## indigo
Design LearningMachine, start of the top module:
module LearningMachine(input clk,rst, start, input [6:0] x1Data,x2Data, input [1:0] tData, output[1:0] signYin, output[13:0] w1,w2,b,Yin,output ReadEn, Ready);
Size: roughly 79 I/O pins.
clock: 9.61 ns
lec_check: 0
cap_margin: 10
core_aspect_ratio: 0.5
core_margin: 6
core_utilization: 55
cts_cluster_diameter: 201
cts_cluster_size: 94
gpl_timing_driven: 1
max_routing_layer: met4
min_routing_layer: met1
place_density: 0.35
slew_margin: 20
tns_end_percent: 10
run.sh (not shown) runs the stock make flow with config.mk's settings and CLKGATE_MAP_FILE=.
Both conditions hold for indigo: the flow ran to the end and the final layout passed the timing, design-rule and antenna checks.
Here is what was changed in the inputs of lagoon compared with indigo.
- clearing CORE_ASPECT_RATIO, which used to be 0.5
- swapping 94 for 72 in CTS_CLUSTER_SIZE
- swapping 55 for 69 in CORE_UTILIZATION
- clearing PLACE_DENSITY, which used to be 0.35
- clearing TNS_END_PERCENT, which used to be 10
- putting ABC_AREA at 1 where nothing was set
- swapping 201 for 52 in CTS_CLUSTER_DIAMETER
- swapping 6 for 2 in CORE_MARGIN
- swapping 9.61 for 7.81 in the clock period (ns, I/O delays scaled along)
Results
The flow completed for lagoon, but it is not clean: the layout still shows negative setup slack. On detailed router's first-iteration violation count, lagoon does worse than indigo. Across both runs, number of cells produced by synthesis was higher for lagoon than for indigo. Clock period minus worst slack improves in lagoon relative to indigo. lagoon -> indigo: count of H-tree levels built during CTS flat. Yosys synthesis chip area, lagoon vs indigo: up by a few percent. Relative to indigo, the final cell area reported for lagoon is higher. | number of inserted filler cells in the final layout | lagoon vs indigo | 474 lower |. In terms of post-CTS clock slew at the launch and capture registers of the worst setup and hold paths, indigo and lagoon differ only marginally. On final core utilization: between lagoon and indigo, it ends up higher for lagoon. What lagoon reported for count of plain and timing-repair buffers has to be multiplied by 0.70 to get the figure for indigo.
### lagoon -> zinc
- clearing ABC_AREA, which used to be 1
- clearing GPL_TIMING_DRIVEN, which used to be 1
- clearing CTS_CLUSTER_DIAMETER, which used to be 52
- clearing CTS_CLUSTER_SIZE, which used to be 72
- clearing MIN_ROUTING_LAYER, which used to be met1
- swapping 10 for 0 in CAP_MARGIN
- swapping 69 for 40 in CORE_UTILIZATION
- swapping 7.81 for 12.0 in the clock period (ns, I/O delays scaled along)
[summary]
zinc finished every step from synthesis to the final layout, and the layout passed the timing, design-rule and antenna checks. Diff lagoon -> zinc: post-CTS setup buffer count decreased 1; flip-flop and latch share of the layout cell area +1.5 points; largest driver fanout on the critical path rose 16. Run comparison: zinc slowest cell on the critical path dfrtp_1; lagoon slowest cell on the critical path fa_2. Between lagoon and zinc, the setup TNS is higher for zinc. Compared with lagoon, in zinc met2 routing resource usage after global routing went down by 30 points; routed length on met1 went up by 0.80%; setup slack went up by 2.88 ns.
Changes in violet relative to zinc:
- clearing MAX_ROUTING_LAYER, which used to be met4
- swapping 2 for 9 in CORE_MARGIN
- putting CORE_ASPECT_RATIO at 1.97 where nothing was set
- putting CTS_CLUSTER_SIZE at 99 where nothing was set
- swapping 0 for 20 in CAP_MARGIN
- putting TNS_END_PERCENT at 5 where nothing was set
- putting CTS_CLUSTER_DIAMETER at 371 where nothing was set
- putting SETUP_SLACK_MARGIN at -1.14 where nothing was set
- swapping 40 for 60 in CORE_UTILIZATION
[summary]
- violet closes out successfully: all stages finished, all timing, DRC and antenna checks passed.
- Changes observed in violet relative to zinc: total number of tap cells went down; post-placement worst setup slack went down; post-layout instance count excluding filler cells went down.
#### Input delta (willow over violet)
- removing CTS_CLUSTER_DIAMETER (formerly 371)
- removing CTS_CLUSTER_SIZE (formerly 99)
- changing CORE_MARGIN from 9 to 2
- removing CORE_ASPECT_RATIO (formerly 1.97)
- removing SETUP_SLACK_MARGIN (formerly -1.14)
- removing TNS_END_PERCENT (formerly 5)
- changing CORE_UTILIZATION from 60 to 8
- changing the clock period (ns, I/O delays scaled along) from 12.0 to 13.7
Results
Between willow and violet, the worst-path maximum fanout does not differ in any meaningful way.
[diff] fmax, willow relative to violet: regression
Number of non-filler instances in the completed layout (willow over violet): increase, about 100%

Setup of the previous run:
Starting RTL as in the previous note.
// LearningMachine
module LearningMachine(input clk,rst, start, input [6:0] x1Data,x2Data, input [1:0] tData, output[1:0] signYin, output[13:0] w1,w2,b,Yin,output ReadEn, Ready);
  wire [1:0]Select1, Sel1, Sel2;
  wire  flag, InitYin, InitW1, InitW2, InitB, InitFlag, InitAlpha, LdX1, LdX2, LdT, Select2, LdYin, LdFlag, LdAlphaT, LdW1, LdW2, LdB;
  Controller controller(clk, rst, start, compare, flag, InitYin, InitW1, InitW2, InitB, InitFlag, InitAlpha, LdX1, LdX2, LdT, Select2, LdYin, LdFlag, LdAlphaT, LdW1, LdW2, LdB, ReadEn, Ready, Select1, Sel1, Sel2);
  DataPath datapath(clk,rst, x1Data,x2Data, tData, InitYin, InitW1, InitW2, InitB, InitFlag, InitAlpha, LdX1, LdX2, LdT, Select2, LdYin, LdFlag, LdAlphaT, LdW1, LdW2, LdB, Select1, Sel1, Sel2, compare, flag, signYin, w1,w2,b,Yin);
endmodule
Settings: LEC_CHECK=0, CAP_MARGIN=20, CORE_MARGIN=2, CORE_UTILIZATION=66, SLEW_MARGIN=20; clock period 7.05 ns.
From the logs: the previous run reached the end of the flow and failed the layout checks with setup timing.
What the current run does differently from the previous run at the input level:
# the previous run
export LEC_CHECK = 0
export CAP_MARGIN = 20
export CORE_MARGIN = 2
export CORE_UTILIZATION = 66
export SLEW_MARGIN = 20
create_clock -name core_clock -period 7.05 [get_ports {clk}]
# the current run
export LEC_CHECK = 0
export CAP_MARGIN = 20
export CORE_MARGIN = 2
export CORE_UTILIZATION = 39
export SLEW_MARGIN = 20
create_clock -name core_clock -period 9.33 [get_ports {clk}]
### Flow results
The current run: flow completed, timing, DRC and antenna clean
The previous run: flow complete, layout not clean; failing: setup timing
Measured against the previous run, the via count of the current run comes out at 0.73 times the reference value.
The origin of the worst setup path comes out controller.ps[1]$_DFF_PP0_ in one run and controller.ps[2]$_DFF_PP0_ in the other, namely in the current run and the previous run respectively.
Diff the previous run -> the current run: maximum clock rate decreased by about 5% relative to the old numbers; chip area increased by about 70% relative to the old numbers; sum of negative setup slack increased by 23.61 ns relative to the old numbers; arrival time at the worst endpoint increased by 0.45 ns relative to the old numbers; die height increased by about 30% relative to the old numbers.
Core utilization: higher on the previous run
Note that the ratio of routed vias to standard cells recorded for the current run amounts to 0.76 times the value seen in the previous run.

LearningMachine again, from the RTL that the note above started with.
// LearningMachine
module LearningMachine(input clk,rst, start, input [6:0] x1Data,x2Data, input [1:0] tData, output[1:0] signYin, output[13:0] w1,w2,b,Yin,output ReadEn, Ready);
clock: 7.81 ns
lec_check: 0
abc_area: 1
cap_margin: 10
core_margin: 2
core_utilization: 72
cts_cluster_diameter: 26
cts_cluster_size: 34
gpl_timing_driven: 1
max_routing_layer: met4
min_routing_layer: met1
place_density_lb_addon: 0.1
setup_slack_margin: 2.33
slew_margin: 20
The baseline did not get past 5_1_grt.
Next try:
CTS_CLUSTER_SIZE = 74   (was 34)
PLACE_DENSITY = 0.36   (was default)
PLACE_DENSITY_LB_ADDON = default   (was 0.1)
SETUP_SLACK_MARGIN = -0.37   (was 2.33)
SLEW_MARGIN = 40   (was 20)
clock period = 5.56 ns   (was 7.81 ns; I/O delays follow)
Result: This time the run aborted during 4_1_cts. Synthesized area does not change. Die size does not change. Synthesized cell count stays the same.
Next try:
CORE_UTILIZATION = 69   (was 72)
CTS_CLUSTER_SIZE = default   (was 74)
PLACE_DENSITY = default   (was 0.36)
SETUP_SLACK_MARGIN = 2.25   (was -0.37)
SLEW_MARGIN = 20   (was 40)
clock period = 7.81 ns   (was 5.56 ns; I/O delays follow)
This time the run stopped in 5_1_grt, error GRT-0232.
Die area is higher by a few percent.
Area after synthesis is unchanged.
Synthesized cell count is unchanged.
Next try:
ABC_AREA = default   (was 1)
CORE_MARGIN = 6   (was 2)
CORE_UTILIZATION = 55   (was 69)
GPL_TIMING_DRIVEN = 0   (was 1)
PLACE_DENSITY = 0.77   (was default)
SETUP_SLACK_MARGIN = default   (was 2.25)
clock period = 9.61 ns   (was 7.81 ns; I/O delays follow)
Result: This time the run ran to the end with no violations; die area grows by 37%; synthesized area shrinks by 2.3%; synthesized cell count shrinks by 18%.

LearningMachine again, from the RTL that the note above started with.
clock: 14.7 ns
lec_check: 0
cap_margin: 5
cell_pad_in_sites_global_placement: 1
core_aspect_ratio: 0.76
core_margin: 6
core_utilization: 55
cts_cluster_diameter: 351
gpl_routability_driven: 1
gpl_timing_driven: 0
max_routing_layer: met4
min_routing_layer: met2
place_density_lb_addon: 0.25
setup_slack_margin: 2.22
slew_margin: 20
tns_end_percent: 55
The baseline finished with design-rule violations left.
Next try:
Settings changed: CORE_ASPECT_RATIO 0.76 to 0.56, CTS_CLUSTER_DIAMETER 351 to 34, HOLD_SLACK_MARGIN from default to 0.16.
Result: The changed run went through all stages and came out clean; register-to-register slack gets worse by 0.09 ns; utilization went up by 0.95 points; synthesized area is unchanged; fmax shrinks by about 0.9%; clock skew falls by 0.0035 ns.
Next try:
Settings changed: CAP_MARGIN 5 to 25, CORE_ASPECT_RATIO 0.56 to default, CTS_CLUSTER_DIAMETER 34 to 351, HOLD_SLACK_MARGIN 0.16 to default, PLACE_DENSITY_LB_ADDON 0.25 to 0.06.
Clock period 14.7 ns to 9.61 ns, I/O delays scaled along.
The new run finished with timing, DRC and antenna clean.
Global-route usage is lower by 2.0 points.
Die area is lower by 0.66%.
Final cell count is higher by 4.4%.
Routed wire length is higher by 4.0%.
Area after synthesis is unchanged.
Hold slack hardly moves.
Next try:
Settings changed: CAP_MARGIN 25 to 20, CELL_PAD_IN_SITES_GLOBAL_PLACEMENT 1 to default, CORE_MARGIN 6 to 2, CORE_UTILIZATION 55 to 40, CTS_CLUSTER_DIAMETER 351 to default, GPL_ROUTABILITY_DRIVEN 1 to default, GPL_TIMING_DRIVEN 0 to default, MAX_ROUTING_LAYER met4 to default, MIN_ROUTING_LAYER met2 to default, PLACE_DENSITY_LB_ADDON 0.06 to default, SETUP_SLACK_MARGIN 2.22 to default, TNS_END_PERCENT 55 to default.
Clock period 9.61 ns to 12.0 ns, I/O delays scaled along.
Outcome: The new run passed the timing, design-rule and antenna checks; worst setup slack improved by 1.1 ns; via count is lower by 33%; clock-buffer cell count does not change; final area is lower by about 11%; routed wire length went down by 17%; non-clock buffer count falls by 84.
